// CED
module  CED(
  input  clk,
  input  rst,
  input  enable,
  output reg ird,
  input  [7:0] idata,	
  output reg [13:0] iaddr,
  output reg cwr_mag_0,
  output reg [12:0] cdata_mag_wr0,
  output reg crd_mag_0,
  input  [12:0] cdata_mag_rd0,
  output reg [13:0] caddr_mag_0,
  output reg cwr_ang_0,
  output reg [12:0] cdata_ang_wr0,
  output reg crd_ang_0,
  input  [12:0] cdata_ang_rd0,
  output reg [13:0] caddr_ang_0,
  output reg cwr1,
  output reg [12:0] cdata_wr1,
  output reg crd1,
  input  [12:0] cdata_rd1,
  output reg [13:0] caddr_1,
  output reg cwr2,
  output reg [12:0] cdata_wr2,
  output reg [13:0] caddr_2,
  output done
);
Settings: LEC_CHECK=0, CAP_MARGIN=20, CORE_MARGIN=2, CORE_UTILIZATION=58, CTS_CLUSTER_DIAMETER=299, PLACE_DENSITY=0.37, SLEW_MARGIN=20; clock period 4.23 ns.
run.sh (not shown) runs the stock make flow with config.mk's settings and CLKGATE_MAP_FILE=.
The starting point finished but fails on negative setup slack.
Change:
Settings changed: CORE_UTILIZATION 58 to 72, CTS_CLUSTER_DIAMETER 299 to not set, PLACE_DENSITY 0.37 to 0.65, TNS_END_PERCENT set to 80.
Clock period 4.23 ns to 4.1 ns, I/O delays scaled along.
After rerunning:
- The changed run reached the layout checks and failed them: negative setup slack
- die size decreases by about a fifth
- flip-flop count stays the same
- critical path depth is higher by 7
- worst setup slack degrades by 0.79 ns
- cell count fell by a few percent
- worst hold slack is better by 0.0095 ns
Change:
Settings changed: CTS_CLUSTER_DIAMETER set to 224, CTS_CLUSTER_SIZE set to 36, PLACE_DENSITY 0.65 to not set, TNS_END_PERCENT 80 to not set.
Clock period 4.1 ns to 3.37 ns, I/O delays scaled along.
The new run failed in global routing (5_1_grt) on GRT-0232.
Synthesized cell count is unchanged.
Area after synthesis stays the same.
Die size does not change.
Change:
Settings changed: CORE_UTILIZATION 72 to 29, CTS_CLUSTER_DIAMETER 224 to not set, CTS_CLUSTER_SIZE 36 to not set.
Clock period 3.37 ns to 4.76 ns, I/O delays scaled along.
=>
- Now the flow completed without violations
- die area came out higher by 140%
- synthesized cell count stays the same
- area after synthesis is unchanged

Starting RTL as in the previous note.
Settings: LEC_CHECK=0, ABC_AREA=1, CAP_MARGIN=35, CELL_PAD_IN_SITES_DETAIL_PLACEMENT=0, CELL_PAD_IN_SITES_GLOBAL_PLACEMENT=3, CORE_ASPECT_RATIO=1.33, CORE_MARGIN=6, CORE_UTILIZATION=40, CTS_CLUSTER_SIZE=51, GPL_ROUTABILITY_DRIVEN=1, HOLD_SLACK_MARGIN=0.04, MAX_ROUTING_LAYER=met4, PLACE_DENSITY_LB_ADDON=0.1, SETUP_SLACK_MARGIN=0.66, SLEW_MARGIN=30; clock period 4.37 ns.
Change:
Settings changed: CAP_MARGIN 35 to 20, CELL_PAD_IN_SITES_DETAIL_PLACEMENT 0 to default, CELL_PAD_IN_SITES_GLOBAL_PLACEMENT 3 to default, CORE_ASPECT_RATIO 1.33 to default, CORE_MARGIN 6 to 2, CORE_UTILIZATION 40 to 72, CTS_CLUSTER_SIZE 51 to default, GPL_ROUTABILITY_DRIVEN 1 to default, HOLD_SLACK_MARGIN 0.04 to default, MAX_ROUTING_LAYER met4 to default, PLACE_DENSITY_LB_ADDON 0.1 to 0.24, SETUP_SLACK_MARGIN 0.66 to default, SLEW_MARGIN 30 to 20.
Clock period 4.37 ns to 4.21 ns, I/O delays scaled along.
The changed run went through all stages and came out clean.
Utilization is higher by 35 points.
Flip-flop count stays the same.
Final area is lower by 4.4%.
Global-route usage is higher by 14 points.
Hold slack improved by 0.013 ns.
Clock power is lower by about 2%.
Worst setup slack got worse by 0.52 ns.
Die area is lower by 47%.
Critical path depth is lower by 16.
Via count is higher by 5.8%.
Combinational power is about the same.
Change:
Settings changed: CTS_CLUSTER_SIZE from default to 92, PLACE_DENSITY from default to 0.35, PLACE_DENSITY_LB_ADDON 0.24 to default.
Clock period 4.21 ns to 3.59 ns, I/O delays scaled along.
After rerunning: This time the run finished but fails on negative setup slack. Combinational power rises by a quarter to a third. Core utilization is higher by 5.3 points. Sequential share of layout area fell by 2.1 points. Critical path depth rises by 14.

== wip/lagoon ==
CED again, from the RTL that the note above started with.
Settings: LEC_CHECK=0, CAP_MARGIN=20, CORE_MARGIN=2, CORE_UTILIZATION=72, CTS_CLUSTER_DIAMETER=381, SLEW_MARGIN=20, TNS_END_PERCENT=70; clock period 4.14 ns.
Although wip/lagoon finished all stages, its layout failed final checks on negative setup slack.
Input changes introduced in wip/garnet (baseline for comparison: wip/lagoon):
- CORE_UTILIZATION: 72 -> 68
- CTS_CLUSTER_SIZE: unset -> 36
- TNS_END_PERCENT: 70 -> unset
- CTS_CLUSTER_DIAMETER: 381 -> unset
- the clock period (ns, I/O delays scaled along): 4.14 -> 3.37
--- outcome ---
- | wip/garnet | all stages done | FAIL | negative setup slack |
- Relative slew slack (wip/garnet over wip/lagoon): increase, 4.3 points
- Time the final worst path needs with I/O delays and setup is higher on wip/garnet
- | multi-input gate share of the layout cell area | higher: wip/lagoon |
- Against wip/lagoon, total chip power in wip/garnet rose by more than a quarter.
- Comparing wip/garnet and wip/lagoon, the lower total wirelength of the detailed-routed design was measured on wip/lagoon.
- wip/garnet has sequential share of layout area below what wip/lagoon had.
Input changes introduced in wip/amber (baseline for comparison: wip/garnet):
- CORE_UTILIZATION now 40, was 68
- CTS_CLUSTER_SIZE no longer set, was 36
- the clock period (ns, I/O delays scaled along) now 5.0, was 3.37
Notes after the runs:
- The run showing the greater post-route worst hold slack is wip/garnet.
- wip/amber drops fewer vias than wip/garnet.
- wip/amber: cell count 50 below wip/garnet
- wip/amber closes out successfully: all stages finished, all timing, DRC and antenna checks passed.
- Taking wip/amber as 1.0, wip/garnet lands at 0.59 on die area.
- Between wip/amber and wip/garnet, the part of the power in the clock network is higher for wip/amber.
- Looking at number of setup violations in the final report, wip/amber sits 83 below wip/garnet.
#### Input delta (wip/raven over wip/amber)
- setting TNS_END_PERCENT to 75 for the first time
- setting PLACE_DENSITY to 0.65 for the first time
- changing CORE_UTILIZATION from 40 to 72
- changing the clock period (ns, I/O delays scaled along) from 5.0 to 4.14
==> comparison <==
wip/amber has completed all stages; timing, DRC and antenna checks passed. The flow for wip/raven finished, though final verification flagged negative setup slack. Total length of routed met3 wires is lower on wip/amber. wip/raven ends up with a critical-path maximum fanout that is 8 lower than in wip/amber. wip/raven: area of placed instances higher than wip/amber. Compared with wip/amber, in wip/raven final setup slack of the worst path shows a reduction of 1000 ps, core utilization shows an increase of 42 points, floorplan utilization shows an increase of 33 points, sequential power shows an increase of about 20%. Looking at critical path class, the flop to flop result is from wip/raven; the flop to primary output one comes from wip/amber. In the reports for wip/raven and wip/amber, the smaller routed wire length belongs to wip/amber.

## pepper
Starting RTL as in the previous note.
clock: 4.62 ns
lec_check: 0
cap_margin: 10
cell_pad_in_sites_detail_placement: 0
cell_pad_in_sites_global_placement: 3
core_aspect_ratio: 1.51
core_margin: 9
core_utilization: 62
gpl_routability_driven: 1
gpl_timing_driven: 0
max_routing_layer: met4
min_routing_layer: met1
place_density: 0.79
setup_slack_margin: 1.14
slew_margin: 5
tns_end_percent: 10
3_1_place_gp_skip_io: pepper exited with error
The inputs of tundra differ from those of pepper as listed below.
==> flow/config.mk <==
export PLATFORM = sky130hd
export DESIGN_NAME = CED
export DESIGN_NICKNAME = CED
export VERILOG_FILES = /design/flow/design.v
export SDC_FILE = /design/flow/constraint.sdc
export NUM_CORES = 4
export LEC_CHECK = 0
export CAP_MARGIN = 10
export CELL_PAD_IN_SITES_DETAIL_PLACEMENT = 0
export CELL_PAD_IN_SITES_GLOBAL_PLACEMENT = 1
export CORE_MARGIN = 2
export CORE_UTILIZATION = 57
export GPL_ROUTABILITY_DRIVEN = 0
export GPL_TIMING_DRIVEN = 1
export MAX_ROUTING_LAYER = met5
export MIN_ROUTING_LAYER = met1
export PLACE_DENSITY_LB_ADDON = 0.22
export SLEW_MARGIN = 20
export TNS_END_PERCENT = 10
==> flow/constraint.sdc <==
create_clock -name core_clock -period 4.09 [get_ports {clk}]
set_input_delay 0.8180 -clock core_clock [delete_from_list [all_inputs] [get_ports {clk}]]
set_output_delay 0.8180 -clock core_clock [all_outputs]
set_load 0.01 [all_outputs]
--- outcome ---
Among pepper and tundra, the run that stopped before the end is pepper, and it is the only one. Although it ran to completion, tundra produced a layout that fails the final checks because of negative setup slack. Number of flip-flops and latches in the synthesized netlist: tundra vs pepper — no meaningful difference. tundra against pepper: vertical die dimension decreased about 20%; area of the die now smaller; core area shows an increase of 8.7%; synthesized area held steady; die outline width rose by about 17%. Of pepper and tundra, the run reporting the lower number of placement rows was tundra. tundra -> pepper: synthesized area per cell delta 0, exact match.
--- input diff tundra..juniper ---
diff --git a/flow/config.mk b/flow/config.mk
--- a/flow/config.mk
+++ b/flow/config.mk
@@ -8,11 +8,11 @@
 export CAP_MARGIN = 10
 export CELL_PAD_IN_SITES_DETAIL_PLACEMENT = 0
-export CELL_PAD_IN_SITES_GLOBAL_PLACEMENT = 1
+export CELL_PAD_IN_SITES_GLOBAL_PLACEMENT = 3
 export CORE_MARGIN = 2
-export CORE_UTILIZATION = 57
+export CORE_UTILIZATION = 22
 export GPL_ROUTABILITY_DRIVEN = 0
 export GPL_TIMING_DRIVEN = 1
 export MAX_ROUTING_LAYER = met5
-export MIN_ROUTING_LAYER = met1
+export MIN_ROUTING_LAYER = met2
 export PLACE_DENSITY_LB_ADDON = 0.22
 export SLEW_MARGIN = 20
==> flow/constraint.sdc <==
create_clock -name core_clock -period 6.26 [get_ports {clk}]
set_input_delay 1.2520 -clock core_clock [delete_from_list [all_inputs] [get_ports {clk}]]
set_output_delay 1.2520 -clock core_clock [all_outputs]
set_load 0.01 [all_outputs]
Findings:
juniper finished every step from synthesis to the final layout, and the layout passed the timing, DRC and antenna checks. tundra -> juniper: number of cells on the worst reg-to-reg path delta 0, exact match. Delta (juniper minus tundra): power drawn by the clock network now sits lower; relative area change from synthesis to final layout now sits higher; later-pin clock latency in the skew report now sits higher; synthesized cell count now sits at about the same level. In juniper, worst setup slack after layout is higher than in tundra. [juniper vs tundra] number of placement rows: higher in juniper. Die area came out higher on juniper than on tundra. Overall power consumption (lower): juniper. Compare juniper and tundra | cell count lower: tundra.
No activity file was given, so power comes from the tool's default toggle rates.
